$ cat flow/run.sh
#!/bin/bash
# the make line also repeats each setting of config.mk as NAME=value (left out here)
make -C /OpenROAD-flow-scripts/flow DESIGN_CONFIG=/design/flow/config.mk WORK_HOME=/design/flow/orfs CLKGATE_MAP_FILE= finish
$ cat flow/config.mk
export PLATFORM = sky130hd
export DESIGN_NAME = single_cycle_mips_32
export DESIGN_NICKNAME = single_cycle_mips_32
export VERILOG_FILES = /design/flow/design.v
export SDC_FILE = /design/flow/constraint.sdc
export NUM_CORES = 4
export LEC_CHECK = 0
export CAP_MARGIN = 20
export CELL_PAD_IN_SITES_GLOBAL_PLACEMENT = 3
export CORE_ASPECT_RATIO = 1.53
export CORE_MARGIN = 9
export CORE_UTILIZATION = 63
export CTS_CLUSTER_SIZE = 82
export MAX_ROUTING_LAYER = met5
export MIN_ROUTING_LAYER = met2
export PLACE_DENSITY = 0.52
export SETUP_SLACK_MARGIN = 1.63
export SLEW_MARGIN = 25
$ cat flow/constraint.sdc
create_clock -name core_clock -period 13.8 [get_ports {clk}]
set_input_delay 2.7600 -clock core_clock [delete_from_list [all_inputs] [get_ports {clk}]]
set_output_delay 2.7600 -clock core_clock [all_outputs]
set_load 0.01 [all_outputs]
$ cat flow/design.v
`timescale 1 ns / 100 ps
module sign_ext_16_32(d, q);
	input [15:0] d;
	output [31:0] q;
	assign q = { {16{d[15]}}, d};
endmodule
`timescale 1ns/1ps
module alu(alucont, rd1, rd2, res, zero);
	input [3:0] alucont;
	input [31:0] rd1;
	input [31:0] rd2;
	output reg [31:0] res;
	output wire zero;
	localparam AND 	= 4'b0000;
	localparam OR 	= 4'b0001;
	localparam ADD 	= 4'b0010;
	localparam SUB 	= 4'b0110;
	localparam SLT 	= 4'b0111;
	localparam NOR 	= 4'b1100;
	always @(*) begin
		case(alucont)
			AND		: begin
				res = rd1 & rd2;
			end
			OR 		: begin
				res = rd1 | rd2;
			end
			ADD 	: begin
				res = rd1 + rd2;
			end
			SUB 	: begin
				res = rd1 - rd2;
			end
			SLT 	: begin
				res = (rd1 < rd2) ? 1 : 0;
			end
			NOR 	: begin
				res = ~(rd1 | rd2);
			end
			default	: begin
				res = 32'b0;
			end
		endcase
	end
	assign zero = ~(|res);
endmodule
`timescale 1ns/1ns
module register_file(clk, ra1, ra2, wa, wd, rd1, rd2, regwrite);
	input clk;
	input [4:0] ra1;
	input [4:0] ra2;
	input [4:0] wa;
	input [31:0] wd;
	output reg [31:0] rd1;
	output reg [31:0] rd2;
	input regwrite;
	reg [31:0] memory [1:31];
	always @(*) begin
		rd1 = (ra1 == 5'd0) ? 32'b0 : memory[ra1];
		rd2 = (ra2 == 5'd0) ? 32'b0 : memory[ra2];
	end
	always @(posedge clk) begin
		if(regwrite && (wa != 5'd0))
			memory[wa] <= wd;	
	end
endmodule
`timescale 1ns/1ns
module single_cycle_mips_32(clk, rst, imem_addr, imem_rdata, dmem_addr,
	dmem_wdata, dmem_we, dmem_rdata);
	input clk;
	input rst;
	output [31:0] imem_addr;
	input [31:0] imem_rdata;
	output [31:0] dmem_addr;
	output [31:0] dmem_wdata;
	output dmem_we;
	input [31:0] dmem_rdata;
	localparam R_TYPE 		= 6'b000000;
	localparam LOAD_WORD 	= 6'b100011;
	localparam STORE_WORD 	= 6'b101011;
	localparam BRANCH_EQ	= 6'b000100;
	localparam JUMP 		= 6'b000010;
	reg RegDst;
	reg Branch;
	reg MemRead;
	reg MemToReg;
	reg [1:0] AluOP;
	reg MemWrite;
	reg ALUSrc;
	reg RegWrite;
	reg Jump;
	wire [31:0] instruction;
	always @(*) begin
		case(instruction[31:26])
			R_TYPE 	: begin
				RegDst <= 1'b1;
				ALUSrc <= 1'b0;
				MemToReg <= 1'b0;
				RegWrite <= 1'b1;
				MemRead <= 1'b0;
				MemWrite <= 1'b0;
				Branch <= 1'b0;
				AluOP <= 2'b10;
				Jump <= 1'b0;
			end
			LOAD_WORD 	: begin
				RegDst <= 1'b0;
				ALUSrc <= 1'b1;
				MemToReg <= 1'b1;
				RegWrite <= 1'b1;
				MemRead <= 1'b1;
				MemWrite <= 1'b0;
				Branch <= 1'b0;
				AluOP <= 2'b00;
				Jump <= 1'b0;
			end
			STORE_WORD 	: begin
				RegDst <= 1'b0;
				ALUSrc <= 1'b1;
				MemToReg <= 1'b0;
				RegWrite <= 1'b0;
				MemRead <= 1'b0;
				MemWrite <= 1'b1; 
				Branch <= 1'b0;
				AluOP <= 2'b00;
				Jump <= 1'b0;
			end
			BRANCH_EQ 	: begin
				RegDst <= 1'b0;
				ALUSrc <= 1'b0;
				MemToReg <= 1'b0;
				RegWrite <= 1'b0;
				MemRead <= 1'b0;
				MemWrite <= 1'b0;
				Branch = 1'b1;
				AluOP <= 2'b01;
				Jump <= 1'b0;
			end
			JUMP 	: begin
				RegDst <= 1'b0;
				ALUSrc <= 1'b0;
				MemToReg <= 1'b0;
				RegWrite <= 1'b0;
				MemRead <= 1'b0;
				MemWrite <= 1'b0;
				Branch = 1'b0;
				AluOP <= 2'b00;
				Jump <= 1'b1;
			end
			default begin
				RegDst <= 1'b0;
				ALUSrc <= 1'b0;
				MemToReg <= 1'b0;
				RegWrite <= 1'b0;
				MemRead <= 1'b0;
				MemWrite <= 1'b0;
				Branch = 1'b0;
				AluOP <= 2'b00;
				Jump <= 1'b0;
			end
		endcase
	end
	wire [31:0] next_instruction;
	reg [31:0] program_counter;
	always @(posedge clk or posedge rst) begin
		if (rst) begin
			program_counter <= 32'b0;
		end
		else begin
			program_counter <= next_instruction;	
		end
	end
	wire [31:0] program_counter_plus_4;
	assign program_counter_plus_4 = program_counter + 4;
	assign imem_addr = program_counter;
	assign instruction = imem_rdata;
	wire [4:0] write_address;
	assign write_address = RegDst ? instruction[15:11] : instruction[20:16];
	wire [31:0] write_data;
	wire [31:0] read_data_1;
	wire [31:0] read_data_2;
	register_file reg_file(
		.clk(clk),
		.ra1(instruction[25:21]),
		.ra2(instruction[20:16]),
		.wa(write_address),
		.wd(write_data),
		.rd1(read_data_1),
		.rd2(read_data_2),
		.regwrite(RegWrite)
		);
	wire [31:0] sign_extended_immediate_16;
	sign_ext_16_32 sign_ext(
		.d(instruction[15:0]),
		.q(sign_extended_immediate_16)
		);
	reg [3:0] alu_control;
	localparam AND 	= 4'b0000;
	localparam OR 	= 4'b0001;
	localparam ADD 	= 4'b0010;
	localparam SUB 	= 4'b0110;
	localparam SLT 	= 4'b0111;
	localparam NOR 	= 4'b1100;
	wire [5:0] funct_control;
	assign funct_control = instruction[5:0];
	always @(*) begin
		if (~AluOP[1] && ~AluOP[0]) begin
			alu_control <= ADD;
		end
		else if (AluOP[0]) begin
			alu_control <= SUB;
		end
		else if(AluOP[1]) begin
			if(funct_control[3:0] == 4'b0000)
				alu_control <= ADD;
			else if(funct_control[3:0] == 4'b0010)
				alu_control <= SUB;
			else if(funct_control[3:0] == 4'b0100)
				alu_control <= AND;
			else if(funct_control[3:0] == 4'b0101)
				alu_control <= OR;
			else if(funct_control[3:0] == 4'b1010)
				alu_control <= SLT;
			else if(funct_control[3:0] == 4'b0111)
				alu_control <= NOR;
			else
				alu_control <= 4'b0000;
		end
		else
			alu_control <= 4'b0000;
	end
	wire [31:0] alu_input_1;
	wire [31:0] alu_input_2;
	wire [31:0] alu_result;
	wire alu_zero;
	assign alu_input_1 = read_data_1;
	assign alu_input_2 = ALUSrc ? sign_extended_immediate_16 : read_data_2;
	alu alu(
		.alucont(alu_control),
		.rd1(alu_input_1),
		.rd2(alu_input_2),
		.res(alu_result),
		.zero(alu_zero)
		);
	wire [31:0] address_calc;
	wire [31:0] immediate_shift_left_2;
	wire PCSrc;
	wire [31:0] pre_jump_inst;
	wire [31:0] jump_address;
	assign jump_address = {program_counter_plus_4[31:28], instruction[25:0], 2'b0};
	assign PCSrc = Branch & alu_zero;
	assign immediate_shift_left_2 = {sign_extended_immediate_16[29:0], 2'b0};
	assign address_calc = program_counter_plus_4 + immediate_shift_left_2;
	assign pre_jump_inst = PCSrc ? address_calc : program_counter_plus_4;
	assign next_instruction = Jump ? jump_address : pre_jump_inst;
	wire [31:0] data_mem_data;
	assign dmem_addr = alu_result;
	assign dmem_wdata = read_data_2;
	assign dmem_we = MemWrite;
	assign data_mem_data = dmem_rdata;
	assign write_data = MemToReg ? data_mem_data : alu_result;
endmodule
==> results of run 1 <==
==> out/qor.csv, run 1 <==
stage,metric,value,unit
logic_synthesis,share of cell area taken by muxes after synthesis,24.4,%
logic_synthesis,sequential area share after synthesis,55.2,%
logic_synthesis,share of flip-flops with an asynchronous set or reset,2.94,%
logic_synthesis,biggest area cells,"edfxtp_1 (54%), mux4_2 (19%), mux2i_1 (3.6%), ha_1 (2.9%), a21oi_1 (2.2%)",
logic_synthesis,yosys xor share,1.47,%
logic_synthesis,largest area contributor in the netlist,edfxtp_1,
logic_synthesis,Post-Synth Adder-Cell Area,2.96,%
logic_synthesis,Synth Warn #,3,
die,Site Rows,134,
logic_synthesis,yosys cell count,3677,
logic_synthesis,yosys aoi share,8.31,%
die,area of the core,0.0872,mm²
logic_synthesis,primary flip-flop cell chosen by synthesis mapping,edfxtp_1,
die,Die Area,0.0990,mm²
run_status,Fail Step,global placement without I/O,
logic_synthesis,Synth top cells by count,"edfxtp_1 (992), mux4_2 (468), a21oi_1 (242)",
logic_synthesis,Mean Syn Cell Area,15.0,µm²
run_status,run status,aborted with a tool error,
die,effective utilization at floorplan,63.4,%
logic_synthesis,netlist area before placement,0.0553,mm²
die,die boundary width,258,µm
logic_synthesis,main logic family after synthesis,multiplexers,
logic_synthesis,post-synth cell types,86,
logic_synthesis,gate count after technology mapping,3677,
logic_synthesis,dominant cell by count in the synthesized netlist,edfxtp_1,
die,vertical die dimension,384,µm
logic_synthesis,and+or+nand+nor area frac,5.00,%
logic_synthesis,top cell type's share of synthesized area,53.9,%
run_status,tool error,[ERROR GPL-0301] Utilization 106.703 % exceeds 100%.,
logic_synthesis,count of library flops with an enable pin,992,
logic_synthesis,area figure in the yosys stat output,0.0553,mm²
logic_synthesis,post-synthesis register bit count,1022,
==> run 2: changes to the inputs <==
Settings changed: ABC_AREA set to 0, CELL_PAD_IN_SITES_GLOBAL_PLACEMENT 3 to unset, CORE_ASPECT_RATIO 1.53 to 1.48, CORE_MARGIN 9 to 2, CORE_UTILIZATION 63 to 72, CTS_CLUSTER_DIAMETER set to 353, CTS_CLUSTER_SIZE 82 to 42, MAX_ROUTING_LAYER met5 to unset, MIN_ROUTING_LAYER met2 to unset, PLACE_DENSITY 0.52 to unset, PLACE_DENSITY_LB_ADDON set to 0.05, SETUP_SLACK_MARGIN 1.63 to unset, SLEW_MARGIN 25 to 20, TNS_END_PERCENT set to 5.
Clock period 13.8 ns to 7.22 ns, I/O delays scaled along.
==> out/qor.csv, run 2 <==
stage,metric,value,unit
logic_synthesis,Post-Synth Adder-Cell Area,2.96,%
logic_synthesis,sequential area share after synthesis,55.2,%
clock_tree,number of CTS-inserted buffers,28,
logic_synthesis,yosys aoi share,8.31,%
run_status,tool error,[ERROR GRT-0232] Routing congestion too high. Check the congestion heatmap in the GUI.,
die,number of top-level design ports,163,
logic_synthesis,area figure in the yosys stat output,0.0553,mm²
logic_synthesis,gate count after technology mapping,3677,
logic_synthesis,Mean Syn Cell Area,15.0,µm²
logic_synthesis,primary flip-flop cell chosen by synthesis mapping,edfxtp_1,
clock_tree,Clock H-tree levels,1,
grt,overflow left after global routing,12,
grt,GR Util All Layers,79.7,%
die,Die Area,0.0791,mm²
die,effective utilization at floorplan,72.7,%
logic_synthesis,netlist area before placement,0.0553,mm²
run_status,run status,aborted with a tool error,
place,gp weighted congestion,0.991,
place,post-placement worst setup slack,-1.67,ns
place,placed instance area,0.0636,mm²
logic_synthesis,main logic family after synthesis,multiplexers,
die,area of the core,0.0760,mm²
logic_synthesis,top cell type's share of synthesized area,53.9,%
place,hpwl dp,148000,µm
die,vertical die dimension,341,µm
clock_tree,cell chosen for the clock root,clkbuf_16,
logic_synthesis,yosys cell count,3677,
logic_synthesis,share of cell area taken by muxes after synthesis,24.4,%
run_status,Fail Step,global routing,
logic_synthesis,Synth top cells by count,"edfxtp_1 (992), mux4_2 (468), a21oi_1 (242)",
logic_synthesis,yosys xor share,1.47,%
logic_synthesis,post-synthesis register bit count,1022,
clock_tree,clock tree buffer depth,3,
logic_synthesis,post-synth cell types,86,
logic_synthesis,and+or+nand+nor area frac,5.00,%
logic_synthesis,Synth Warn #,3,
logic_synthesis,biggest area cells,"edfxtp_1 (54%), mux4_2 (19%), mux2i_1 (3.6%), ha_1 (2.9%), a21oi_1 (2.2%)",
place,number of buffer cells added on primary ports,160,
logic_synthesis,largest area contributor in the netlist,edfxtp_1,
logic_synthesis,dominant cell by count in the synthesized netlist,edfxtp_1,
logic_synthesis,count of library flops with an enable pin,992,
clock_tree,total number of clock tree sinks,1022,
logic_synthesis,share of flip-flops with an asynchronous set or reset,2.94,%
die,die boundary width,232,µm
die,Site Rows,123,
## run 2: repair_timing
| item | CTS |
|---|---|
| setup endpoints to repair | 59 |
| hold buffers | 0 |
| pin swaps | 97 |
| setup buffers | 55 |
| cloned | 7 |
| resized | 372 |
## run 2: routing by layer
metal / overflow / track usage, %
met1: 0 / 78.3
met2: 3 / 92.3
met3: 3 / 70.8
met4: 6 / 76.7
met5: 0 / 47.2
## run 2: per-stage QoR
| step | std cells | power (W) | hold WS [ns] |
|---|---|---|---|
| floorplan | 3678 | 0.00994 | 0.631 |
| global placement | 5278 | 0.0121 | 0.581 |
| detailed placement | 5280 | 0.0124 | 0.592 |
| CTS | 5383 | 0.0151 | 0.623 |
==> run 3: changes to the inputs <==
Settings changed: ABC_AREA 0 to unset, CORE_ASPECT_RATIO 1.48 to unset, CTS_CLUSTER_DIAMETER 353 to 258, CTS_CLUSTER_SIZE 42 to 60, HOLD_SLACK_MARGIN set to -0.08, PLACE_DENSITY set to 0.36, PLACE_DENSITY_LB_ADDON 0.05 to unset, SETUP_SLACK_MARGIN set to 1.28, TNS_END_PERCENT 5 to unset.
Clock period 7.22 ns to 4.36 ns, I/O delays scaled along.
==> out/qor.csv, run 3 <==
stage,metric,value,unit
run_status,tool error,[ERROR GRT-0232] Routing congestion too high. Check the congestion heatmap in the GUI.,
logic_synthesis,largest area contributor in the netlist,edfxtp_1,
logic_synthesis,post-synthesis register bit count,1022,
place,placed instance count,5481,
logic_synthesis,Mean Syn Cell Area,15.0,µm²
die,area of the core,0.0759,mm²
clock_tree,number of CTS-inserted buffers,21,
clock_tree,total number of clock tree sinks,1022,
logic_synthesis,main logic family after synthesis,multiplexers,
logic_synthesis,gate count after technology mapping,3677,
clock_tree,Clock H-tree levels,1,
grt,GR Util All Layers,92.7,%
logic_synthesis,share of cell area taken by muxes after synthesis,24.4,%
die,effective utilization at floorplan,72.8,%
clock_tree,cell chosen for the clock root,clkbuf_16,
logic_synthesis,Post-Synth Adder-Cell Area,2.96,%
logic_synthesis,sequential area share after synthesis,55.2,%
logic_synthesis,biggest area cells,"edfxtp_1 (54%), mux4_2 (19%), mux2i_1 (3.6%), ha_1 (2.9%), a21oi_1 (2.2%)",
run_status,Fail Step,global routing,
logic_synthesis,area figure in the yosys stat output,0.0553,mm²
logic_synthesis,top cell type's share of synthesized area,53.9,%
clock_tree,clock tree buffer depth,3,
logic_synthesis,yosys cell count,3677,
logic_synthesis,Synth top cells by count,"edfxtp_1 (992), mux4_2 (468), a21oi_1 (242)",
logic_synthesis,Synth Warn #,3,
logic_synthesis,share of flip-flops with an asynchronous set or reset,2.94,%
logic_synthesis,count of library flops with an enable pin,992,
place,hpwl dp,152000,µm
grt,overflow left after global routing,875,
logic_synthesis,primary flip-flop cell chosen by synthesis mapping,edfxtp_1,
die,vertical die dimension,281,µm
logic_synthesis,netlist area before placement,0.0553,mm²
place,post-placement worst setup slack,-3.84,ns
die,Site Rows,101,
logic_synthesis,dominant cell by count in the synthesized netlist,edfxtp_1,
logic_synthesis,post-synth cell types,86,
run_status,run status,aborted with a tool error,
place,gp weighted congestion,1.10,
die,die boundary width,281,µm
place,number of buffer cells added on primary ports,160,
logic_synthesis,yosys xor share,1.47,%
logic_synthesis,and+or+nand+nor area frac,5.00,%
die,Die Area,0.0790,mm²
logic_synthesis,yosys aoi share,8.31,%
die,number of top-level design ports,163,
run 3: through the flow:
| stage | setup TNS, ns | cell area (µm²) | util [%] |
|---|---|---|---|
| 2_1_floorplan | -1040.94 | 55900 | - |
| 3_5_place_dp | -1927.12 | 65500 | 86.3 |
| 4_1_cts | -919.50 | 69300 | 91.2 |
| 3_3_place_gp | -1720.13 | 65500 | 86.3 |
run 3: repair_timing:
action / CTS
buffers inserted: 113
resized: 530
cloned: 18
hold buffers: 0
endpoints found under the setup margin: 2055
pin swaps: 130
run 3: routing by layer:
metal | global-route usage [%] | GRT overflow
met5 | 77.2 | 22
met4 | 94.2 | 323
met3 | 87.5 | 80
met2 | 99.2 | 389
met1 | 91.1 | 61
==> run 4: changes to the inputs <==
Settings changed: CORE_ASPECT_RATIO set to 0.54, CORE_MARGIN 2 to 5, CORE_UTILIZATION 72 to 40, CTS_CLUSTER_DIAMETER 258 to unset, CTS_CLUSTER_SIZE 60 to 83, GPL_ROUTABILITY_DRIVEN set to 0, HOLD_SLACK_MARGIN -0.08 to 0.05, PLACE_DENSITY 0.36 to unset, SETUP_SLACK_MARGIN 1.28 to unset, SLEW_MARGIN 20 to 10, TNS_END_PERCENT set to 5.
Clock period 4.36 ns to 11.4 ns, I/O delays scaled along.
==> out/qor.csv, run 4 <==
stage,metric,value,unit
die,effective utilization at floorplan,40.2,%
cells_and_area,final instance count without filler cells,5718,
logic_synthesis,largest area contributor in the netlist,edfxtp_1,
clock_tree,number of CTS-inserted buffers,89,
setup_path,start of the worst register-to-register path,reg_file.memory[19][10],
clock_tree,cell chosen for the clock root,clkbuf_16,
setup_path,worst reg-to-reg setup slack,3.15,ns
logic_synthesis,share of flip-flops with an asynchronous set or reset,2.94,%
setup_path,number of stages on the worst setup path,20,
logic_synthesis,yosys xor share,1.47,%
place,hpwl dp,119000,µm
drt,DRC violation count after routing,0,
logic_synthesis,area figure in the yosys stat output,0.0553,mm²
pwr,clock network fraction of total power,29.6,%
cells_and_area,number of fillers in the final layout,11800,
clock_tree,cts hold-fix bufs,0,
sta,top achievable clock speed,0.0891,GHz
setup_path,count of buffer and inverter cells on the critical path,5,
sta,final tally of max-slew violations,0,
die,Site Rows,100,
setup_path,kind of end point of the critical path,primary output,
pwr,leakage power,21.0,nW
logic_synthesis,Synth Warn #,3,
cells_and_area,post-layout utilization of the core,45.6,%
logic_synthesis,yosys aoi share,8.31,%
die,number of top-level design ports,163,
logic_synthesis,yosys cell count,3677,
setup_path,Worst path max stage delay,0.67,ns
pwr,clock group total power,0.00308,W
logic_synthesis,post-synth cell types,86,
logic_synthesis,count of library flops with an enable pin,992,
clock_tree,clk ins delay skew pair,0.72,ns
sta,Final Hold Slack,0.656,ns
sta,final setup violating endpoints,0,
clock_tree,Clock H-tree levels,3,
grt,GR Util All Layers,25.5,%
grt,overflow left after global routing,0,
sta,transition time at the pin with the least slew margin,1.14,ns
worst_hold_path,hold path endpoint,program_counter[31],
sta,Final Skew,0.0314,ns
logic_synthesis,gate count after technology mapping,3677,
sta,final worst slack,0.176,ns
clock_tree,cells resized by post-CTS repair,0,
clock_tree,total number of clock tree sinks,1022,
cells_and_area,"Net count, final",4008,
place,placed instance count,5555,
logic_synthesis,share of cell area taken by muxes after synthesis,24.4,%
drt,via count,37700,
grt,largest net degree at the start of global routing,85,
place,number of buffer cells added on primary ports,160,
grt,number of antenna violations at the first check in global routing,4,
pwr,P per Cell Area,166,mW/mm²
sta,fin crit share,98.5,%
worst_hold_path,hold path startpoint,program_counter[31],
logic_synthesis,sequential area share after synthesis,55.2,%
pwr,Top power group,sequential cells,
pwr,switching pwr,0.00323,W
clock_tree,TritonCTS clock tree,done,
die,area of the core,0.138,mm²
sta,final number of hold-violating endpoints,0,
logic_synthesis,Post-Synth Adder-Cell Area,2.96,%
logic_synthesis,primary flip-flop cell chosen by synthesis mapping,edfxtp_1,
place,post-placement worst setup slack,0.586,ns
cells_and_area,Layout area overhead,13.4,%
sta,unrepaired setup endpoints after global routing,no,
sta,setup total negative slack,0,ns
logic_synthesis,netlist area before placement,0.0553,mm²
pwr,logic gate share of total power,25.5,%
logic_synthesis,biggest area cells,"edfxtp_1 (54%), mux4_2 (19%), mux2i_1 (3.6%), ha_1 (2.9%), a21oi_1 (2.2%)",
die,vertical die dimension,283,µm
setup_path,FF-to-FF path depth,20,
sta,worst slew slack as a fraction of its limit,24.0,%
logic_synthesis,Synth top cells by count,"edfxtp_1 (992), mux4_2 (468), a21oi_1 (242)",
logic_synthesis,main logic family after synthesis,multiplexers,
flow_run,number of violations of the max-capacitance limit,0,
clock_tree,clock transition at the registers of the reported paths,0.07,ns
drt,average routed wire per standard cell,33.4,µm
setup_path,data required time of the worst path,9.12,ns
flow_run,stage-log warning count,90,
pwr,sequential cell fraction of total power,44.9,%
logic_synthesis,dominant cell by count in the synthesized netlist,edfxtp_1,
setup_path,cell-by-cell listing of the critical path,buf_8 > buf_12 > mux4_2 > mux4_2 > mux2i_1 > nor2_1 > nand2_1 > nand2_1 > ha_1 > clkinv_1 > buf_4 > o31ai_1 > o221ai_1 > a21oi_1 > a21oi_1 > a221oi_1 > xor2_1 > nor2_1 > a211o_1 > clkdlybuf4s50_1,
clock_tree,clock tree buffer depth,3,
setup_path,arrival time of data at the critical path endpoint,8.94,ns
setup_path,Setup crit start,imem_rdata[16],
setup_path,Crit path max-delay family,AND-OR/OR-AND gates,
run_status,run status,no timing/DRC/antenna violations,
pwr,internal portion of total power,0.00717,W
setup_path,CP max stage cell,o31ai_1,
drt,wire length reported by the detailed router,191000,µm
pwr,Peak supply drop,0.115,mV
grt,via count of the first global-routing pass,35500,
setup_path,largest driver fanout on the critical path,71,
drt,via density per instance,6.59,
drt,count of routing violations after the opening detailed-route iteration,5923,
pwr,power of the sequential group,0.00467,W
setup_path,critical path start-end classification,input pin to primary output,
clock_tree,postcts setup bufs,0,
die,Die Area,0.146,mm²
worst_hold_path,classification of the worst-slack hold path,flop to flop,
drt,iteration count of the initial detailed-routing pass,8,
setup_path,Worst setup SP type,input pin,
logic_synthesis,Mean Syn Cell Area,15.0,µm²
grt,wire length of the first global-routing pass,270000,µm
setup_path,critical path endpoint,dmem_addr[31],
worst_hold_path,number of cells on the worst hold path,2,
sta,time the worst path needs with I/O delays and setup,11.22,ns
drt,tally of nets with antenna violations remaining after routing,0,
setup_path,worst reg2reg endpoint,program_counter[27],
logic_synthesis,top cell type's share of synthesized area,53.9,%
die,die boundary width,516,µm
pwr,switching portion of total power,31.1,%
logic_synthesis,and+or+nand+nor area frac,5.00,%
pwr,combinational-cell power consumption,0.00265,W
logic_synthesis,post-synthesis register bit count,1022,
run 4: final cells by class:
class | count | area, µm² | share of cell area, %
Sequential cell | 1022 | 30500 | 48.7
Multi-Input combinational cell | 2270 | 23600 | 37.6
Timing Repair Buffer | 307 | 2950 | 4.70
Tap cell | 1836 | 2300 | 3.66
Clock buffer | 103 | 2280 | 3.64
Clock inverter | 55 | 577 | 0.920
Inverter | 123 | 462 | 0.737
Antenna cell | 2 | 5.00 | 0.00798
run 4: routing by layer:
metal,routed length (µm),up-vias,track usage (%),part of all wire (%)
met4,5300,2,6.18,2.8
met5,18,-,0,0.0094
met2,78100,2699,34.8,41
met1,82000,19500,39.5,43
li1,-,15200,-,-
met3,25800,328,7.87,14
run 4: through the flow:
step	total power (W)	cell area, µm²
floorplan	0.00627	55300
global placement	0.00730	59700
detailed placement	0.00732	59800
finish	0.0104	62700
CTS	0.0103	62600
global route	0.0107	62700
==> run 5: changes to the inputs <==
Settings changed: CORE_ASPECT_RATIO 0.54 to unset, CORE_MARGIN 5 to 2, CORE_UTILIZATION 40 to 52, CTS_CLUSTER_SIZE 83 to unset, GPL_ROUTABILITY_DRIVEN 0 to unset, HOLD_SLACK_MARGIN 0.05 to unset, SLEW_MARGIN 10 to 20, TNS_END_PERCENT 5 to unset.
Clock period 11.4 ns to 6.44 ns, I/O delays scaled along.
==> out/qor.csv, run 5 <==
stage,metric,value,unit
sta,worst slew slack as a fraction of its limit,37.9,%
place,number of buffer cells added on primary ports,160,
pwr,internal portion of total power,0.0146,W
run_status,run status,failed layout checks,
logic_synthesis,top cell type's share of synthesized area,53.9,%
clock_tree,total number of clock tree sinks,1022,
setup_path,kind of end point of the critical path,primary output,
drt,via density per instance,6.71,
cells_and_area,Layout area overhead,29.5,%
sta,unrepaired setup endpoints after global routing,yes,
setup_path,FF-to-FF path depth,27,
setup_path,data required time of the worst path,5.15,ns
pwr,power of the sequential group,0.00825,W
sta,final number of hold-violating endpoints,0,
place,hpwl dp,131000,µm
drt,average routed wire per standard cell,33.0,µm
logic_synthesis,yosys cell count,3677,
clock_tree,clk ins delay skew pair,0.72,ns
logic_synthesis,post-synthesis register bit count,1022,
grt,wire length of the first global-routing pass,282000,µm
place,placed instance count,5713,
grt,largest net degree at the start of global routing,53,
logic_synthesis,Synth Warn #,3,
die,die boundary width,330,µm
clock_tree,Clock H-tree levels,3,
setup_path,critical path start-end classification,input pin to primary output,
worst_hold_path,number of cells on the worst hold path,2,
logic_synthesis,and+or+nand+nor area frac,5.00,%
place,gp weighted congestion,0.955,
sta,fin crit share,117,%
grt,number of antenna violations at the first check in global routing,4,
die,Die Area,0.109,mm²
place,post-placement worst setup slack,-2.16,ns
setup_path,count of buffer and inverter cells on the critical path,10,
cells_and_area,final instance count without filler cells,6053,
drt,via count,40600,
logic_synthesis,biggest area cells,"edfxtp_1 (54%), mux4_2 (19%), mux2i_1 (3.6%), ha_1 (2.9%), a21oi_1 (2.2%)",
pwr,P per Cell Area,293,mW/mm²
pwr,switching pwr,0.00631,W
sta,top achievable clock speed,0.133,GHz
clock_tree,cell chosen for the clock root,clkbuf_16,
pwr,clock group total power,0.00611,W
logic_synthesis,area figure in the yosys stat output,0.0553,mm²
clock_tree,TritonCTS clock tree,done,
sta,final worst slack,-1.08,ns
setup_path,number of stages on the worst setup path,26,
drt,iteration count of the initial detailed-routing pass,28,
logic_synthesis,primary flip-flop cell chosen by synthesis mapping,edfxtp_1,
drt,DRC violation count after routing,0,
logic_synthesis,netlist area before placement,0.0553,mm²
drt,count of routing violations after the opening detailed-route iteration,5581,
logic_synthesis,yosys aoi share,8.31,%
grt,via count of the first global-routing pass,40600,
worst_hold_path,hold path endpoint,program_counter[31],
pwr,Tot Pwr,0.0210,W
run_status,Layout Check Fail Reasons,negative setup slack,
logic_synthesis,share of flip-flops with an asynchronous set or reset,2.94,%
pwr,clock network fraction of total power,29.1,%
setup_path,Crit path max-delay family,buffers and inverters,
logic_synthesis,yosys xor share,1.47,%
logic_synthesis,count of library flops with an enable pin,992,
sta,Final Skew,0.0583,ns
pwr,switching portion of total power,30.1,%
grt,overflow left after global routing,0,
clock_tree,clock transition at the registers of the reported paths,0.07,ns
logic_synthesis,Synth top cells by count,"edfxtp_1 (992), mux4_2 (468), a21oi_1 (242)",
setup_path,worst reg2reg endpoint,program_counter[30],
sta,setup total negative slack,-44.89,ns
logic_synthesis,post-synth cell types,86,
setup_path,start of the worst register-to-register path,reg_file.memory[22][0],
pwr,logic gate share of total power,31.5,%
setup_path,arrival time of data at the critical path endpoint,6.23,ns
setup_path,Setup crit start,imem_rdata[16],
setup_path,largest driver fanout on the critical path,6,
flow_run,number of violations of the max-capacitance limit,0,
sta,final tally of max-slew violations,0,
pwr,sequential cell fraction of total power,39.4,%
setup_path,critical path endpoint,dmem_addr[24],
flow_run,stage-log warning count,95,
logic_synthesis,largest area contributor in the netlist,edfxtp_1,
logic_synthesis,Mean Syn Cell Area,15.0,µm²
sta,time the worst path needs with I/O delays and setup,7.52,ns
setup_path,worst reg-to-reg setup slack,-0.52,ns
setup_path,Worst path max stage delay,0.49,ns
pwr,Top power group,sequential cells,
logic_synthesis,dominant cell by count in the synthesized netlist,edfxtp_1,
setup_path,cell seen most often among critical-path stages,buf_4,
grt,GR Util All Layers,36.3,%
sta,final setup violating endpoints,57,
die,effective utilization at floorplan,52.5,%
clock_tree,cts hold-fix bufs,0,
die,number of top-level design ports,163,
die,vertical die dimension,330,µm
logic_synthesis,Post-Synth Adder-Cell Area,2.96,%
logic_synthesis,share of cell area taken by muxes after synthesis,24.4,%
logic_synthesis,main logic family after synthesis,multiplexers,
sta,transition time at the pin with the least slew margin,0.928,ns
clock_tree,number of CTS-inserted buffers,105,
setup_path,Worst setup SP type,input pin,
drt,tally of nets with antenna violations remaining after routing,0,
setup_path,CP max stage cell,mux4_2,
die,Site Rows,119,
pwr,leakage power,25.8,nW
logic_synthesis,gate count after technology mapping,3677,
drt,wire length reported by the detailed router,200000,µm
pwr,Peak supply drop,0.261,mV
pwr,combinational-cell power consumption,0.00659,W
worst_hold_path,classification of the worst-slack hold path,flop to flop,
worst_hold_path,hold path startpoint,program_counter[31],
die,area of the core,0.105,mm²
cells_and_area,"Net count, final",4770,
logic_synthesis,sequential area share after synthesis,55.2,%
clock_tree,clock tree buffer depth,3,
## run 5: cell type report
| type | instances | area (µm²) |
|---|---|---|
| timing repair buffer | 1051 | 10300 |
| inverter | 123 | 464 |
| fill | 7246 | 33800 |
| clock inverter | 63 | 677 |
| clock buffer | 130 | 2740 |
| sequential | 1022 | 30500 |
| tap | 1391 | 1740 |
| multi-input combinational | 2272 | 25100 |
| antenna | 1 | 2.50 |
## run 5: stage by stage
stage	utilization, %	area, µm²	hold WS (ns)
finish	67.9	71600	0.661
detailed placement	61.4	64800	0.629
CTS	66.9	70500	0.645
floorplan	-	55800	0.631
global placement	61.4	64800	0.585
global route	67.9	71600	0.694
## run 5: what timing repair did
action	CTS	global route
hold endpoints to repair	0	0
setup endpoints to repair	216	107
cloned	10	4
pin swaps	90	58
setup buffers	87	57
gates resized	352	163
## run 5: routing by layer
| metal | vias to the layer above | wire (µm) | global-route usage, % |
|---|---|---|---|
| met5 | - | 19 | 0 |
| met4 | 4 | 7840 | 12.3 |
| met3 | 479 | 20300 | 7.01 |
| met2 | 2485 | 93900 | 58.0 |
| met1 | 20900 | 77900 | 50.5 |
| li1 | 16700 | - | - |
==> run 6: changes to the inputs <==
Settings changed: CORE_UTILIZATION 52 to 58, CTS_CLUSTER_SIZE set to 32, PLACE_DENSITY_LB_ADDON set to 0.13, SETUP_SLACK_MARGIN set to 1.77.
Clock period 6.44 ns to 6.33 ns, I/O delays scaled along.
==> out/qor.csv, run 6 <==
stage,metric,value,unit
pwr,clock network fraction of total power,29.7,%
die,Site Rows,113,
worst_hold_path,classification of the worst-slack hold path,flop to flop,
run_status,Layout Check Fail Reasons,negative setup slack,
pwr,clock group total power,0.00649,W
pwr,power of the sequential group,0.00839,W
logic_synthesis,Synth top cells by count,"edfxtp_1 (992), mux4_2 (468), a21oi_1 (242)",
sta,final worst slack,-1.42,ns
logic_synthesis,dominant cell by count in the synthesized netlist,edfxtp_1,
setup_path,CP max stage cell,or4b_4,
setup_path,largest driver fanout on the critical path,8,
clock_tree,Clock H-tree levels,3,
logic_synthesis,area figure in the yosys stat output,0.0553,mm²
grt,global routing usage on met1,55.4,%
place,placed instance area,0.0651,mm²
setup_path,data required time of the worst path,6.94,ns
grt,GR Util All Layers,42.5,%
worst_hold_path,hold path endpoint,program_counter[31],
logic_synthesis,sequential area share after synthesis,55.2,%
clock_tree,total number of clock tree sinks,1022,
drt,tally of nets with antenna violations remaining after routing,0,
sta,top achievable clock speed,0.129,GHz
drt,count of routing violations after the opening detailed-route iteration,7044,
die,area of the core,0.0947,mm²
pwr,leakage power,26.2,nW
sta,final tally of max-slew violations,0,
sta,unrepaired setup endpoints after global routing,yes,
grt,met2 Track Usage GR,64.5,%
cells_and_area,final non-filler cell area,0.0722,mm²
logic_synthesis,biggest area cells,"edfxtp_1 (54%), mux4_2 (19%), mux2i_1 (3.6%), ha_1 (2.9%), a21oi_1 (2.2%)",
pwr,internal portion of total power,0.0153,W
clock_tree,TritonCTS clock tree,done,
worst_hold_path,number of cells on the worst hold path,2,
pwr,combinational-cell power consumption,0.00699,W
drt,iteration count of the initial detailed-routing pass,7,
die,effective utilization at floorplan,58.4,%
cells_and_area,Layout area overhead,30.6,%
setup_path,Setup crit start,imem_rdata[16],
setup_path,Worst setup SP type,input pin,
logic_synthesis,Synth Warn #,3,
pwr,switching portion of total power,30.2,%
pwr,P per Cell Area,303,mW/mm²
grt,number of antenna violations at the first check in global routing,6,
setup_path,critical path start-end classification,input pin to flop,
flow_run,stage-log warning count,94,
grt,Most Crowded Layer GR,met2,
clock_tree,clock transition at the registers of the reported paths,0.06,ns
logic_synthesis,and+or+nand+nor area frac,5.00,%
setup_path,Worst path max stage delay,0.59,ns
grt,via count of the first global-routing pass,43200,
setup_path,count of buffer and inverter cells on the critical path,10,
cells_and_area,post-layout utilization of the core,76.2,%
setup_path,number of stages on the worst setup path,30,
logic_synthesis,post-synthesis register bit count,1022,
place,number of buffer cells added on primary ports,160,
place,post-placement worst setup slack,-2.46,ns
setup_path,Crit path max-delay family,AND-OR/OR-AND gates,
place,hpwl dp,131000,µm
worst_hold_path,hold path startpoint,program_counter[31],
setup_path,critical path endpoint,program_counter[3],
grt,overflow left after global routing,0,
sta,final number of hold-violating endpoints,0,
sta,time the worst path needs with I/O delays and setup,7.75,ns
clock_tree,clk ins delay skew pair,0.70,ns
pwr,Peak supply drop,0.324,mV
logic_synthesis,share of flip-flops with an asynchronous set or reset,2.94,%
clock_tree,number of CTS-inserted buffers,101,
setup_path,start of the worst register-to-register path,reg_file.memory[30][0],
logic_synthesis,yosys aoi share,8.31,%
logic_synthesis,count of library flops with an enable pin,992,
die,Die Area,0.0978,mm²
sta,Final Hold Slack,0.612,ns
die,vertical die dimension,313,µm
cells_and_area,"Net count, final",4820,
clock_tree,cell chosen for the clock root,clkbuf_16,
setup_path,FF-to-FF path depth,28,
pwr,switching pwr,0.00659,W
setup_path,worst reg-to-reg setup slack,-0.98,ns
logic_synthesis,netlist area before placement,0.0553,mm²
pwr,Top power group,sequential cells,
sta,Final Skew,0.0402,ns
logic_synthesis,primary flip-flop cell chosen by synthesis mapping,edfxtp_1,
pwr,sequential cell fraction of total power,38.4,%
setup_path,worst reg2reg endpoint,program_counter[3],
flow_run,number of violations of the max-capacitance limit,0,
grt,wire length of the first global-routing pass,297000,µm
die,die boundary width,313,µm
drt,via count,43100,
drt,wire length reported by the detailed router,212000,µm
pwr,Tot Pwr,0.0219,W
sta,fin crit share,122,%
logic_synthesis,post-synth cell types,86,
setup_path,cell seen most often among critical-path stages,buf_6,
drt,DRC violation count after routing,0,
sta,worst slew slack as a fraction of its limit,23.8,%
logic_synthesis,largest area contributor in the netlist,edfxtp_1,
logic_synthesis,gate count after technology mapping,3677,
grt,largest net degree at the start of global routing,56,
run_status,run status,failed layout checks,
pwr,logic gate share of total power,32.0,%
logic_synthesis,Mean Syn Cell Area,15.0,µm²
sta,final setup violating endpoints,121,
setup_path,kind of end point of the critical path,flop,
logic_synthesis,share of cell area taken by muxes after synthesis,24.4,%
place,gp weighted congestion,1.03,
setup_path,arrival time of data at the critical path endpoint,8.36,ns
logic_synthesis,Post-Synth Adder-Cell Area,2.96,%
logic_synthesis,top cell type's share of synthesized area,53.9,%
logic_synthesis,main logic family after synthesis,multiplexers,
clock_tree,clock tree buffer depth,3,
logic_synthesis,yosys cell count,3677,
drt,via density per instance,7.20,
logic_synthesis,yosys xor share,1.47,%
die,number of top-level design ports,163,
drt,average routed wire per standard cell,35.4,µm
sta,transition time at the pin with the least slew margin,1.14,ns
grt,met3 Usage GRT,14.3,%
## run 6: what timing repair did
item / CTS / global route
resized: 431 / 138
buffers inserted: 80 / 66
pin swaps: 91 / 78
hold buffers: 0 / 0
cloned: 11 / 3
endpoints found under the hold margin: 0 / 0
endpoints found under the setup margin: 1107 / 1601
## run 6: stage by stage
step                TNS [ns]  cells
floorplan             -30.86   3678
global placement     -558.35   5627
detailed placement   -540.48   5627
CTS                   -57.51   5909
global route          -92.53   5978
finish                -74.12   5981
## run 6: cell type report
cell class | count | area [µm²]
Sequential cell | 1022 | 30500
Multi-Input combinational cell | 2270 | 25200
Fill cell | 5493 | 22500
Timing Repair Buffer | 1107 | 10800
Clock buffer | 115 | 2620
Tap cell | 1265 | 1580
Clock inverter | 76 | 932
Inverter | 123 | 462
Antenna cell | 3 | 7.51
## run 6: per-layer routing
| metal | vias up | share of wire (%) |
|---|---|---|
| met5 | - | 0.012 |
| met4 | 4 | 6.2 |
| met3 | 967 | 15 |
| met2 | 3942 | 45 |
| met1 | 21300 | 34 |
| li1 | 16900 | - |
==> run 7: changes to the inputs <==
Settings changed: CELL_PAD_IN_SITES_GLOBAL_PLACEMENT set to 2, CORE_UTILIZATION 58 to 40, CTS_CLUSTER_SIZE 32 to 67, HOLD_SLACK_MARGIN set to -0.09, PLACE_DENSITY_LB_ADDON 0.13 to unset, SETUP_SLACK_MARGIN 1.77 to unset, SLEW_MARGIN 20 to 0.
Clock period 6.33 ns to 12.0 ns, I/O delays scaled along.
==> out/qor.csv, run 7 <==
stage,metric,value,unit
drt,tally of nets with antenna violations remaining after routing,0,
setup_path,count of buffer and inverter cells on the critical path,4,
setup_path,Crit path max-delay family,AND-OR/OR-AND gates,
setup_path,cell-by-cell listing of the critical path,buf_8 > buf_12 > buf_12 > mux4_2 > mux4_2 > mux2i_1 > nor3_1 > a21o_1 > ha_1 > nand2_1 > a2111oi_0 > a32oi_1 > nand2_1 > a21bo_2 > nor3_1 > a21oi_1 > a22oi_1 > a2bb2oi_1 > clkdlybuf4s50_1,
setup_path,CP max stage cell,clkdlybuf4s50_1,
setup_path,Worst path max stage delay,0.66,ns
logic_synthesis,yosys xor share,1.47,%
cells_and_area,number of fillers in the final layout,11900,
logic_synthesis,sequential area share after synthesis,55.2,%
drt,via density per instance,6.47,
logic_synthesis,gate count after technology mapping,3677,
place,number of buffer cells added on primary ports,160,
pwr,Peak supply drop,0.116,mV
grt,largest net degree at the start of global routing,101,
die,effective utilization at floorplan,40.3,%
worst_hold_path,number of cells on the worst hold path,2,
clock_tree,total number of clock tree sinks,1022,
setup_path,number of stages on the worst setup path,19,
grt,wire length of the first global-routing pass,294000,µm
grt,via count of the first global-routing pass,37100,
setup_path,Worst setup SP type,input pin,
logic_synthesis,main logic family after synthesis,multiplexers,
logic_synthesis,yosys aoi share,8.31,%
clock_tree,Clock H-tree levels,3,
cells_and_area,Layout area overhead,14.9,%
worst_hold_path,hold path endpoint,program_counter[31],
pwr,clock group total power,0.00336,W
clock_tree,clock transition at the registers of the reported paths,0.07,ns
place,gp weighted congestion,0.885,
pwr,logic gate share of total power,25.1,%
clock_tree,clk ins delay skew pair,0.75,ns
logic_synthesis,Mean Syn Cell Area,15.0,µm²
place,placed instance count,5538,
setup_path,critical path endpoint,dmem_addr[28],
clock_tree,postcts setup bufs,0,
drt,wire length reported by the detailed router,212000,µm
clock_tree,TritonCTS clock tree,done,
clock_tree,number of CTS-inserted buffers,112,
sta,final worst slack,0.644,ns
setup_path,Setup crit start,imem_rdata[16],
setup_path,FF-to-FF path depth,21,
setup_path,worst reg-to-reg setup slack,3.93,ns
cells_and_area,final non-filler cell area,0.0636,mm²
logic_synthesis,post-synthesis register bit count,1022,
logic_synthesis,dominant cell by count in the synthesized netlist,edfxtp_1,
die,Site Rows,136,
sta,setup total negative slack,0,ns
sta,time the worst path needs with I/O delays and setup,11.36,ns
logic_synthesis,top cell type's share of synthesized area,53.9,%
clock_tree,cells resized by post-CTS repair,0,
drt,average routed wire per standard cell,36.9,µm
setup_path,critical path start-end classification,input pin to primary output,
sta,unrepaired setup endpoints after global routing,no,
logic_synthesis,Synth Warn #,3,
die,vertical die dimension,376,µm
pwr,combinational-cell power consumption,0.00261,W
clock_tree,cell chosen for the clock root,clkbuf_16,
logic_synthesis,biggest area cells,"edfxtp_1 (54%), mux4_2 (19%), mux2i_1 (3.6%), ha_1 (2.9%), a21oi_1 (2.2%)",
die,die boundary width,376,µm
flow_run,number of violations of the max-capacitance limit,0,
place,post-placement worst setup slack,0.604,ns
clock_tree,clock tree buffer depth,3,
run_status,run status,no timing/DRC/antenna violations,
die,number of top-level design ports,163,
pwr,clock network fraction of total power,32.3,%
logic_synthesis,yosys cell count,3677,
sta,final tally of max-slew violations,0,
logic_synthesis,share of flip-flops with an asynchronous set or reset,2.94,%
pwr,internal portion of total power,0.00720,W
sta,top achievable clock speed,0.0881,GHz
logic_synthesis,post-synth cell types,86,
logic_synthesis,largest area contributor in the netlist,edfxtp_1,
setup_path,kind of end point of the critical path,primary output,
sta,transition time at the pin with the least slew margin,1.23,ns
grt,GR Util All Layers,29.8,%
grt,number of antenna violations at the first check in global routing,5,
logic_synthesis,count of library flops with an enable pin,992,
logic_synthesis,netlist area before placement,0.0553,mm²
place,placed instance area,0.0600,mm²
drt,via count,37200,
cells_and_area,"Net count, final",4056,
setup_path,arrival time of data at the critical path endpoint,8.96,ns
logic_synthesis,and+or+nand+nor area frac,5.00,%
worst_hold_path,classification of the worst-slack hold path,flop to flop,
sta,Final Skew,0.0667,ns
setup_path,data required time of the worst path,9.60,ns
logic_synthesis,Synth top cells by count,"edfxtp_1 (992), mux4_2 (468), a21oi_1 (242)",
sta,worst slew slack as a fraction of its limit,17.4,%
place,hpwl dp,133000,µm
drt,iteration count of the initial detailed-routing pass,6,
drt,DRC violation count after routing,0,
worst_hold_path,hold path startpoint,program_counter[31],
setup_path,worst reg2reg endpoint,program_counter[30],
sta,final setup violating endpoints,0,
grt,overflow left after global routing,0,
logic_synthesis,primary flip-flop cell chosen by synthesis mapping,edfxtp_1,
pwr,switching pwr,0.00321,W
flow_run,stage-log warning count,94,
logic_synthesis,Post-Synth Adder-Cell Area,2.96,%
logic_synthesis,share of cell area taken by muxes after synthesis,24.4,%
setup_path,start of the worst register-to-register path,reg_file.memory[31][7],
pwr,P per Cell Area,164,mW/mm²
clock_tree,cts hold-fix bufs,0,
pwr,power of the sequential group,0.00444,W
pwr,Top power group,sequential cells,
sta,fin crit share,94.6,%
die,area of the core,0.137,mm²
pwr,sequential cell fraction of total power,42.6,%
die,Die Area,0.141,mm²
pwr,switching portion of total power,30.8,%
cells_and_area,final instance count without filler cells,5748,
pwr,leakage power,21.5,nW
logic_synthesis,area figure in the yosys stat output,0.0553,mm²
drt,count of routing violations after the opening detailed-route iteration,4422,
sta,final number of hold-violating endpoints,0,
setup_path,largest driver fanout on the critical path,31,
[run 7: per-stage QoR]
step | utilization (%) | total power [W] | hold WS (ns)
after CTS | 46.2 | 0.0104 | 0.616
after detailed placement | 43.7 | 0.00709 | 0.603
after global routing | 46.3 | 0.0108 | 0.631
after global placement | 43.7 | 0.00705 | 0.603
final | 46.3 | 0.0104 | 0.612
after floorplan | - | 0.00596 | 0.631
[run 7: layer usage]
metal	vias to the layer above	routed length, µm	GRT usage (%)
met2	1704	99700	47.8
met5	-	0	0
met4	0	5970	8.72
met3	283	15700	4.33
met1	19900	91000	42.3
li1	15300	-	-
[run 7: area by class of cell]
type	count	area, µm²	share of cell area (%)
clock inverter	67	604	0.951
clock buffer	139	2930	4.60
inverter	123	462	0.726
timing repair buffer	332	3190	5.02
antenna	1	2.50	0.00394
multi-input combinational	2270	23600	37.1
sequential	1022	30500	48.1
tap	1794	2240	3.53
==> run 8: changes to the inputs <==
Settings changed: CELL_PAD_IN_SITES_GLOBAL_PLACEMENT 2 to unset, CORE_UTILIZATION 40 to 58, CTS_CLUSTER_SIZE 67 to 59, HOLD_SLACK_MARGIN -0.09 to unset, PLACE_DENSITY_LB_ADDON set to 0.08, SETUP_SLACK_MARGIN set to 1.84, SLEW_MARGIN 0 to 20.
Clock period 12.0 ns to 6.34 ns, I/O delays scaled along.
==> out/qor.csv, run 8 <==
stage,metric,value,unit
setup_path,start of the worst register-to-register path,reg_file.memory[7][0],
pwr,combinational-cell power consumption,0.00692,W
logic_synthesis,main logic family after synthesis,multiplexers,
place,number of buffer cells added on primary ports,160,
clock_tree,total number of clock tree sinks,1022,
logic_synthesis,count of library flops with an enable pin,992,
logic_synthesis,area figure in the yosys stat output,0.0553,mm²
clock_tree,number of CTS-inserted buffers,101,
die,Die Area,0.0978,mm²
worst_hold_path,classification of the worst-slack hold path,flop to flop,
setup_path,count of buffer and inverter cells on the critical path,8,
drt,count of routing violations after the opening detailed-route iteration,6757,
setup_path,critical path endpoint,dmem_addr[28],
die,area of the core,0.0947,mm²
drt,via density per instance,7.11,
sta,final worst slack,-1.20,ns
sta,transition time at the pin with the least slew margin,1.12,ns
grt,wire length of the first global-routing pass,295000,µm
grt,largest net degree at the start of global routing,53,
setup_path,Crit path max-delay family,AND-OR/OR-AND gates,
sta,final number of hold-violating endpoints,0,
drt,wire length reported by the detailed router,207000,µm
logic_synthesis,Synth Warn #,3,
logic_synthesis,sequential area share after synthesis,55.2,%
die,Site Rows,113,
logic_synthesis,yosys aoi share,8.31,%
logic_synthesis,share of flip-flops with an asynchronous set or reset,2.94,%
pwr,switching portion of total power,30.6,%
logic_synthesis,dominant cell by count in the synthesized netlist,edfxtp_1,
setup_path,CP max stage cell,mux4_2,
grt,via count of the first global-routing pass,43000,
clock_tree,cell chosen for the clock root,clkbuf_16,
sta,final tally of max-slew violations,0,
flow_run,stage-log warning count,94,
logic_synthesis,largest area contributor in the netlist,edfxtp_1,
clock_tree,cts hold-fix bufs,0,
logic_synthesis,biggest area cells,"edfxtp_1 (54%), mux4_2 (19%), mux2i_1 (3.6%), ha_1 (2.9%), a21oi_1 (2.2%)",
setup_path,kind of end point of the critical path,primary output,
die,effective utilization at floorplan,58.4,%
setup_path,cell seen most often among critical-path stages,buf_4,
place,hpwl dp,130000,µm
logic_synthesis,and+or+nand+nor area frac,5.00,%
clock_tree,clock transition at the registers of the reported paths,0.06,ns
setup_path,number of stages on the worst setup path,24,
pwr,logic gate share of total power,32.3,%
logic_synthesis,top cell type's share of synthesized area,53.9,%
logic_synthesis,Mean Syn Cell Area,15.0,µm²
logic_synthesis,share of cell area taken by muxes after synthesis,24.4,%
clock_tree,clk ins delay skew pair,0.71,ns
setup_path,Worst setup SP type,input pin,
pwr,power of the sequential group,0.00838,W
run_status,Layout Check Fail Reasons,negative setup slack,
clock_tree,Clock H-tree levels,3,
drt,DRC violation count after routing,0,
logic_synthesis,Post-Synth Adder-Cell Area,2.96,%
logic_synthesis,post-synth cell types,86,
place,placed instance count,5632,
sta,final setup violating endpoints,57,
setup_path,arrival time of data at the critical path endpoint,6.27,ns
run_status,run status,failed layout checks,
logic_synthesis,netlist area before placement,0.0553,mm²
flow_run,number of violations of the max-capacitance limit,0,
setup_path,Setup crit start,imem_rdata[16],
drt,average routed wire per standard cell,34.6,µm
drt,via count,42500,
place,gp weighted congestion,0.980,
cells_and_area,final instance count without filler cells,5971,
setup_path,worst reg-to-reg setup slack,-0.49,ns
worst_hold_path,hold path endpoint,program_counter[31],
grt,number of antenna violations at the first check in global routing,4,
logic_synthesis,post-synthesis register bit count,1022,
place,post-placement worst setup slack,-2.09,ns
pwr,switching pwr,0.00655,W
sta,Final Skew,0.0606,ns
setup_path,Worst path max stage delay,0.50,ns
logic_synthesis,gate count after technology mapping,3677,
die,vertical die dimension,313,µm
setup_path,data required time of the worst path,5.07,ns
logic_synthesis,primary flip-flop cell chosen by synthesis mapping,edfxtp_1,
setup_path,critical path start-end classification,input pin to primary output,
sta,fin crit share,119,%
drt,iteration count of the initial detailed-routing pass,6,
pwr,clock network fraction of total power,28.6,%
worst_hold_path,number of cells on the worst hold path,2,
sta,unrepaired setup endpoints after global routing,yes,
setup_path,FF-to-FF path depth,24,
pwr,Peak supply drop,0.274,mV
setup_path,worst reg2reg endpoint,program_counter[24],
cells_and_area,Layout area overhead,29.9,%
grt,overflow left after global routing,0,
clock_tree,TritonCTS clock tree,done,
logic_synthesis,yosys cell count,3677,
logic_synthesis,Synth top cells by count,"edfxtp_1 (992), mux4_2 (468), a21oi_1 (242)",
sta,top achievable clock speed,0.133,GHz
pwr,Top power group,sequential cells,
pwr,internal portion of total power,0.0149,W
setup_path,largest driver fanout on the critical path,5,
worst_hold_path,hold path startpoint,program_counter[31],
drt,tally of nets with antenna violations remaining after routing,0,
pwr,Tot Pwr,0.0214,W
pwr,sequential cell fraction of total power,39.1,%
cells_and_area,"Net count, final",4813,
die,number of top-level design ports,163,
logic_synthesis,yosys xor share,1.47,%
pwr,clock group total power,0.00613,W
pwr,P per Cell Area,298,mW/mm²
pwr,leakage power,26.0,nW
cells_and_area,post-layout utilization of the core,75.8,%
sta,worst slew slack as a fraction of its limit,24.8,%
grt,GR Util All Layers,42.1,%
setup_path,cell-by-cell listing of the critical path,buf_16 > buf_12 > buf_12 > mux4_2 > mux4_2 > mux2i_1 > buf_4 > nor3_4 > a21o_1 > ha_4 > fa_2 > a211oi_4 > o211ai_1 > buf_4 > a32oi_2 > nand2_2 > buf_4 > buf_4 > a21bo_4 > nor3_4 > a21oi_4 > a211oi_2 > a2bb2oi_2 > buf_2,
clock_tree,clock tree buffer depth,3,
sta,time the worst path needs with I/O delays and setup,7.54,ns
die,die boundary width,313,µm
## run 8: layout make-up
| cell class | count | area, µm² |
|---|---|---|
| Antenna cell | 2 | 5.00 |
| Clock buffer | 123 | 2630 |
| Clock inverter | 66 | 713 |
| Fill cell | 5568 | 22900 |
| Inverter | 123 | 463 |
| Multi-Input combinational cell | 2272 | 25300 |
| Sequential cell | 1022 | 30500 |
| Tap cell | 1265 | 1580 |
| Timing Repair Buffer | 1098 | 10600 |
## run 8: repair_timing
item,in CTS,in global routing
setup buffers,98,34
endpoints found under the setup margin,1111,1444
cloned,15,1
pin swaps,114,93
resized,468,83
## run 8: routing by layer
metal	wire (µm)	vias up	share of wire (%)	track usage (%)
met1	71600	21300	35	54.9
met5	21	-	0.010	0
li1	-	16800	-	-
met3	28400	765	14	13.1
met2	94000	3566	45	64.0
met4	12800	4	6.2	22.2
## run 8: through the flow
step | area (µm²) | TNS [ns] | hold slack [ns]
5_1_grt | 71800 | -62.84 | 0.688
2_1_floorplan | 55900 | -30.53 | 0.631
6_report | 71800 | -53.73 | 0.643
3_5_place_dp | 65000 | -442.50 | 0.598
4_1_cts | 71100 | -43.60 | 0.637
3_3_place_gp | 65000 | -440.99 | 0.586
==> run 9: changes to the inputs <==
Settings changed: CTS_CLUSTER_SIZE 59 to unset, PLACE_DENSITY_LB_ADDON 0.08 to unset, SETUP_SLACK_MARGIN 1.84 to unset.
==> out/qor.csv, run 9 <==
stage,metric,value,unit
sta,unrepaired setup endpoints after global routing,yes,
pwr,P per Cell Area,297,mW/mm²
setup_path,data required time of the worst path,5.07,ns
logic_synthesis,yosys cell count,3677,
setup_path,FF-to-FF path depth,26,
pwr,clock network fraction of total power,28.8,%
pwr,sequential cell fraction of total power,39.5,%
clock_tree,total number of clock tree sinks,1022,
place,number of buffer cells added on primary ports,160,
die,effective utilization at floorplan,58.4,%
pwr,power of the sequential group,0.00838,W
logic_synthesis,yosys xor share,1.47,%
sta,Final Skew,0.0365,ns
clock_tree,TritonCTS clock tree,done,
drt,via count,41900,
clock_tree,Clock H-tree levels,3,
worst_hold_path,number of cells on the worst hold path,2,
setup_path,CP max stage cell,mux4_2,
setup_path,Crit path max-delay family,AND-OR/OR-AND gates,
logic_synthesis,and+or+nand+nor area frac,5.00,%
worst_hold_path,classification of the worst-slack hold path,flop to flop,
logic_synthesis,yosys aoi share,8.31,%
die,Site Rows,113,
logic_synthesis,dominant cell by count in the synthesized netlist,edfxtp_1,
clock_tree,cell chosen for the clock root,clkbuf_16,
logic_synthesis,sequential area share after synthesis,55.2,%
drt,iteration count of the initial detailed-routing pass,8,
flow_run,number of violations of the max-capacitance limit,0,
setup_path,Worst path max stage delay,0.53,ns
clock_tree,clock transition at the registers of the reported paths,0.06,ns
sta,fin crit share,119,%
sta,top achievable clock speed,0.133,GHz
clock_tree,number of CTS-inserted buffers,102,
cells_and_area,number of fillers in the final layout,5720,
logic_synthesis,Synth top cells by count,"edfxtp_1 (992), mux4_2 (468), a21oi_1 (242)",
die,number of top-level design ports,163,
sta,final worst slack,-1.19,ns
drt,count of routing violations after the opening detailed-route iteration,6834,
worst_hold_path,hold path endpoint,program_counter[31],
worst_hold_path,hold path startpoint,program_counter[31],
setup_path,largest driver fanout on the critical path,7,
logic_synthesis,area figure in the yosys stat output,0.0553,mm²
run_status,Layout Check Fail Reasons,negative setup slack,
drt,wire length reported by the detailed router,204000,µm
logic_synthesis,share of cell area taken by muxes after synthesis,24.4,%
setup_path,critical path endpoint,dmem_addr[24],
grt,via count of the first global-routing pass,42400,
logic_synthesis,Synth Warn #,3,
sta,worst slew slack as a fraction of its limit,22.4,%
pwr,Peak supply drop,0.324,mV
sta,final tally of max-slew violations,0,
cells_and_area,"Net count, final",4791,
sta,time the worst path needs with I/O delays and setup,7.53,ns
logic_synthesis,netlist area before placement,0.0553,mm²
pwr,internal portion of total power,0.0148,W
logic_synthesis,biggest area cells,"edfxtp_1 (54%), mux4_2 (19%), mux2i_1 (3.6%), ha_1 (2.9%), a21oi_1 (2.2%)",
pwr,switching pwr,0.00644,W
logic_synthesis,count of library flops with an enable pin,992,
drt,average routed wire per standard cell,34.3,µm
setup_path,worst reg2reg endpoint,program_counter[30],
setup_path,number of stages on the worst setup path,26,
logic_synthesis,Post-Synth Adder-Cell Area,2.96,%
logic_synthesis,Mean Syn Cell Area,15.0,µm²
place,hpwl dp,131000,µm
pwr,clock group total power,0.00611,W
setup_path,count of buffer and inverter cells on the critical path,10,
grt,number of antenna violations at the first check in global routing,10,
die,Die Area,0.0978,mm²
pwr,leakage power,25.8,nW
sta,Final Hold Slack,0.665,ns
sta,transition time at the pin with the least slew margin,1.16,ns
pwr,combinational-cell power consumption,0.00674,W
logic_synthesis,primary flip-flop cell chosen by synthesis mapping,edfxtp_1,
setup_path,worst reg-to-reg setup slack,-0.60,ns
setup_path,kind of end point of the critical path,primary output,
pwr,switching portion of total power,30.3,%
die,vertical die dimension,313,µm
flow_run,stage-log warning count,96,
sta,final setup violating endpoints,60,
run_status,run status,failed layout checks,
logic_synthesis,gate count after technology mapping,3677,
drt,tally of nets with antenna violations remaining after routing,0,
logic_synthesis,share of flip-flops with an asynchronous set or reset,2.94,%
logic_synthesis,post-synthesis register bit count,1022,
drt,DRC violation count after routing,0,
logic_synthesis,main logic family after synthesis,multiplexers,
clock_tree,clk ins delay skew pair,0.72,ns
cells_and_area,post-layout utilization of the core,75.4,%
logic_synthesis,largest area contributor in the netlist,edfxtp_1,
setup_path,arrival time of data at the critical path endpoint,6.27,ns
setup_path,Worst setup SP type,input pin,
setup_path,start of the worst register-to-register path,reg_file.memory[19][5],
die,die boundary width,313,µm
drt,via density per instance,7.05,
sta,final number of hold-violating endpoints,0,
cells_and_area,Layout area overhead,29.2,%
grt,overflow left after global routing,0,
grt,largest net degree at the start of global routing,53,
logic_synthesis,top cell type's share of synthesized area,53.9,%
grt,GR Util All Layers,41.4,%
logic_synthesis,post-synth cell types,86,
pwr,Top power group,sequential cells,
clock_tree,clock tree buffer depth,3,
place,gp weighted congestion,1.03,
die,area of the core,0.0947,mm²
grt,wire length of the first global-routing pass,291000,µm
setup_path,critical path start-end classification,input pin to primary output,
setup_path,Setup crit start,imem_rdata[16],
pwr,logic gate share of total power,31.7,%
run 9: timing repair:
item	in CTS	in global routing
setup endpoints to repair	278	216
setup buffers	78	45
cloned	11	0
hold buffers	0	0
pin swaps	115	63
resized	371	159
run 9: stage by stage:
step           setup WS [ns]  cells  setup TNS [ns]  power, W  area (µm²)
2_1_floorplan          -1.03   3678          -30.33    0.0113       55800
3_3_place_gp           -2.25   5635         -408.97    0.0142       65000
3_5_place_dp           -2.25   5635         -427.95    0.0143       65000
4_1_cts                -1.16   5910          -47.46    0.0208       70600
5_1_grt                -1.32   5949          -60.03    0.0218       71400
6_report               -1.19   5950          -54.56    0.0212       71400
run 9: cell type report:
cell class	count	area (µm²)	area share (%)
repair buffers	1077	10300	14.4
multi-input cells	2270	25200	35.2
well taps	1265	1580	2.22
diodes	4	10.0	0.0140
flip-flops and latches	1022	30500	42.8
clock inverters	70	666	0.932
clock buffers	119	2680	3.75
inverters	123	467	0.653
run 9: routing by layer:
layer | vias up | global-route usage, % | part of all wire (%)
met1 | 21000 | 55.5 | 35
met5 | - | 0 | 0.0059
met4 | 2 | 20.8 | 5.8
met3 | 734 | 11.1 | 14
met2 | 3413 | 63.4 | 46
li1 | 16800 | - | -
==> run 10: changes to the inputs <==
Settings changed: ABC_AREA set to 1, CORE_UTILIZATION 58 to 72, PLACE_DENSITY_LB_ADDON set to 0.07, SETUP_SLACK_MARGIN set to 1.28.
Clock period 6.34 ns to 4.33 ns, I/O delays scaled along.
==> out/qor.csv, run 10 <==
stage,metric,value,unit
clock_tree,clock tree buffer depth,3,
die,effective utilization at floorplan,73.0,%
die,area of the core,0.0807,mm²
logic_synthesis,main logic family after synthesis,AND-OR/OR-AND gates,
logic_synthesis,netlist area before placement,0.0589,mm²
die,number of top-level design ports,163,
logic_synthesis,and+or+nand+nor area frac,16.2,%
logic_synthesis,primary flip-flop cell chosen by synthesis mapping,edfxtp_1,
place,post-placement worst setup slack,-1.83,ns
logic_synthesis,sequential area share after synthesis,51.9,%
logic_synthesis,count of library flops with an enable pin,992,
die,Site Rows,104,
logic_synthesis,area figure in the yosys stat output,0.0589,mm²
logic_synthesis,share of cell area taken by muxes after synthesis,0,%
die,die boundary width,290,µm
grt,GR Util All Layers,93.2,%
die,Die Area,0.0841,mm²
logic_synthesis,yosys aoi share,20.5,%
die,vertical die dimension,290,µm
place,gp weighted congestion,1.09,
clock_tree,number of CTS-inserted buffers,100,
logic_synthesis,gate count after technology mapping,6864,
place,number of buffer cells added on primary ports,160,
logic_synthesis,post-synth cell types,60,
run_status,Fail Step,global routing,
run_status,tool error,[ERROR GRT-0116] Global routing finished with congestion. Check the congestion regions in the DRC Viewer.,
clock_tree,total number of clock tree sinks,1022,
clock_tree,Clock H-tree levels,3,
logic_synthesis,top cell type's share of synthesized area,50.6,%
place,placed instance count,8581,
logic_synthesis,Synth Warn #,3,
logic_synthesis,Post-Synth Adder-Cell Area,2.78,%
logic_synthesis,Synth top cells by count,"o21ai_0 (1,109), nand2_1 (1,050), edfxtp_1 (992)",
logic_synthesis,yosys xor share,0.803,%
logic_synthesis,yosys cell count,6864,
clock_tree,cell chosen for the clock root,clkbuf_16,
grt,overflow left after global routing,1372,
logic_synthesis,dominant cell by count in the synthesized netlist,o21ai_0,
clock_tree,cts hold-fix bufs,0,
run_status,run status,aborted with a tool error,
logic_synthesis,biggest area cells,"edfxtp_1 (51%), o21ai_0 (9.4%), nand2_1 (6.7%), a21oi_1 (5.4%), inv_1 (4.7%)",
logic_synthesis,Mean Syn Cell Area,8.58,µm²
logic_synthesis,share of flip-flops with an asynchronous set or reset,2.94,%
logic_synthesis,largest area contributor in the netlist,edfxtp_1,
place,hpwl dp,166000,µm
logic_synthesis,post-synthesis register bit count,1022,
## run 10: per-layer routing
layer | overflow | GRT usage [%]
met1 | 99 | 91.0
met2 | 676 | 101
met3 | 126 | 86.9
met4 | 444 | 95.5
met5 | 27 | 74.5
## run 10: metrics by stage
step           total power (W)  cell area (µm²)
2_1_floorplan           0.0170            60300
3_3_place_gp            0.0212            70200
3_5_place_dp            0.0215            70200
4_1_cts                 0.0310            77300
## run 10: timing repair
item	in CTS
cloned	29
setup endpoints to repair	2061
pin swaps	241
setup buffers	114
resized	814
hold endpoints to repair	0
Power and IR drop assume default switching activity.
